Design calc_top, start of the top module:
module calc_top (
   input              clk,
   input              rst,
   input      [15:0]  data_x,
   input      [1:0]   KEY,
   input      [6:0]   SW,
   output     [7:0]   HEX0,
   output     [7:0]   HEX1,
   output     [7:0]   HEX2,
   output     [7:0]   HEX3,
   output     [7:0]   HEX4,
   output     [7:0]   HEX5,
   output     [1:0]   LEDR
   );
Size in the first run: ~1400 cells after synthesis, ~77 I/O pins, about 17000 sq um of cells after synthesis.
clock: 21.0 ns
lec_check: 0
abc_area: 1
cap_margin: 20
core_margin: 2
core_utilization: 72
cts_cluster_diameter: 42
cts_cluster_size: 37
place_density: 0.35
slew_margin: 20
run.sh (not shown) runs the stock make flow with config.mk's settings and CLKGATE_MAP_FILE=.
The baseline ended with an error in global routing (5_1_grt), error GRT-0232.
==> next run, changes <==
- CAP_MARGIN: 20 -> 15
- CORE_UTILIZATION: 72 -> 70
- CTS_CLUSTER_DIAMETER: 42 -> not set
- CTS_CLUSTER_SIZE: 37 -> 40
- PLACE_DENSITY: 0.35 -> not set
- SETUP_SLACK_MARGIN: not set -> 4.55
- clock period: 21.0 -> 15.9 ns (I/O delays scaled with it)
The new run stopped in global routing (5_1_grt), error GRT-0232. Die size went up by a few percent. Synthesized area does not change. Synthesized cell count does not change.
==> next run, changes <==
- CORE_UTILIZATION: 70 -> 65
- CTS_CLUSTER_SIZE: 40 -> not set
- SETUP_SLACK_MARGIN: 4.55 -> not set
Now the flow completed and failed the layout checks on setup timing.
Area after synthesis does not change.
Die size came out higher by a little under a tenth.
Synthesized cell count stays the same.
==> next run, changes <==
- ABC_AREA: 1 -> not set
- CAP_MARGIN: 15 -> 20
- CORE_UTILIZATION: 65 -> 15
- clock period: 15.9 -> 44.0 ns (I/O delays scaled with it)
After rerunning:
- With this change the flow finished with timing, DRC and antenna clean
- worst setup slack gets better by 18000 ps
- clock-buffer cell count went down by 11
- wire length is lower by 10%
- sequential cell count stays the same
- power shrinks by 69%
- global-route usage came out lower by 23 points
- sequential share of layout area grows by 1.3 points
==> next run, changes <==
- ABC_AREA: not set -> 1
- CORE_UTILIZATION: 15 -> 72
- CTS_CLUSTER_DIAMETER: not set -> 52
- CTS_CLUSTER_SIZE: not set -> 74
- PLACE_DENSITY: not set -> 0.35
- SETUP_SLACK_MARGIN: not set -> -0.04
- clock period: 44.0 -> 20.9 ns (I/O delays scaled with it)
What happened:
- The new run stopped in global routing (5_1_grt), error GRT-0232
- area after synthesis decreases by a few percent
- synthesized cell count increases by roughly a tenth
- die area decreases by well over a third
==> next run, changes <==
- CORE_UTILIZATION: 72 -> 67
- CTS_CLUSTER_DIAMETER: 52 -> 42
- CTS_CLUSTER_SIZE: 74 -> 37
- PLACE_DENSITY: 0.35 -> not set
- SETUP_SLACK_MARGIN: -0.04 -> not set
- clock period: 20.9 -> 15.4 ns (I/O delays scaled with it)
Result:
- The new run reached the layout checks and failed them: setup timing
- synthesized cell count is unchanged
- synthesized area is unchanged
- die area rises by a little under a tenth

* * *

calc_top again, from the RTL that the note above started with.
export LEC_CHECK = 0
export ABC_AREA = 0
export CAP_MARGIN = 40
export CELL_PAD_IN_SITES_DETAIL_PLACEMENT = 2
export CORE_MARGIN = 8
export CORE_UTILIZATION = 22
export CTS_CLUSTER_SIZE = 59
export GPL_ROUTABILITY_DRIVEN = 0
export MAX_ROUTING_LAYER = met4
export PLACE_DENSITY_LB_ADDON = 0.24
export SLEW_MARGIN = 40
create_clock -name core_clock -period 39.2 [get_ports {clk}]
Change:
- ABC_AREA: 0 -> not set
- CAP_MARGIN: 40 -> 30
- CELL_PAD_IN_SITES_DETAIL_PLACEMENT: 2 -> 1
- CELL_PAD_IN_SITES_GLOBAL_PLACEMENT: not set -> 3
- CORE_UTILIZATION: 22 -> 53
- CTS_CLUSTER_SIZE: 59 -> not set
- GPL_TIMING_DRIVEN: not set -> 1
- MAX_ROUTING_LAYER: met4 -> not set
- MIN_ROUTING_LAYER: not set -> met2
- PLACE_DENSITY: not set -> 0.76
- PLACE_DENSITY_LB_ADDON: 0.24 -> not set
- SLEW_MARGIN: 40 -> 0
- clock period: 39.2 -> 34.5 ns (I/O delays scaled with it)
Effect: Count of clock-buffer cells in the layout went up by 2; combinational power goes up by 16%; worst setup slack got worse by 4.2 ns; area after synthesis stays the same; cell area went down by 4.0%.
Change:
- ABC_AREA: not set -> 1
- CAP_MARGIN: 30 -> 15
- CELL_PAD_IN_SITES_DETAIL_PLACEMENT: 1 -> not set
- CELL_PAD_IN_SITES_GLOBAL_PLACEMENT: 3 -> not set
- CORE_MARGIN: 8 -> 2
- CORE_UTILIZATION: 53 -> 70
- GPL_ROUTABILITY_DRIVEN: 0 -> not set
- GPL_TIMING_DRIVEN: 1 -> not set
- MIN_ROUTING_LAYER: met2 -> not set
- PLACE_DENSITY: 0.76 -> not set
- SETUP_SLACK_MARGIN: not set -> -0.43
- SLEW_MARGIN: 0 -> 20
- clock period: 34.5 -> 20.3 ns (I/O delays scaled with it)
The changed run finished but fails on negative setup slack.
Cell area goes up by 9.7%.
Register-to-register slack got worse by 14 ns.
Die area went down by 36%.
Clock-buffer cell count came out lower by 3.
Change:
- CAP_MARGIN: 15 -> 20
- CTS_CLUSTER_DIAMETER: not set -> 52
- CTS_CLUSTER_SIZE: not set -> 74
- PLACE_DENSITY: not set -> 0.35
- SETUP_SLACK_MARGIN: -0.43 -> -0.04
- clock period: 20.3 -> 20.9 ns (I/O delays scaled with it)
After rerunning:
- The changed run finished but fails on negative setup slack
- count of clock-buffer cells in the layout fell by 11
- power decreases by 11%
- clock skew decreases by 0.0084 ns
- wire length is lower by 17%
- area after synthesis is unchanged
- worst hold slack is worse by 0.014 ns
- register-to-register slack improves by 1.3 ns
- final area goes down by 1.8%
- sequential power is lower by about 3%
- first-iteration DRC count is lower by 22%
Change:
- CORE_UTILIZATION: 70 -> 19
- CTS_CLUSTER_DIAMETER: 52 -> not set
- CTS_CLUSTER_SIZE: 74 -> not set
- PLACE_DENSITY: 0.35 -> not set
- SETUP_SLACK_MARGIN: -0.04 -> not set
- SLEW_MARGIN: 20 -> 25
- clock period: 20.9 -> 28.0 ns (I/O delays scaled with it)
What happened: Now the flow finished clean. First-iteration DRC count drops by 71%. Global-route usage drops by 28 points. Area after synthesis is unchanged.
Power is estimated from default activity; no workload was simulated.
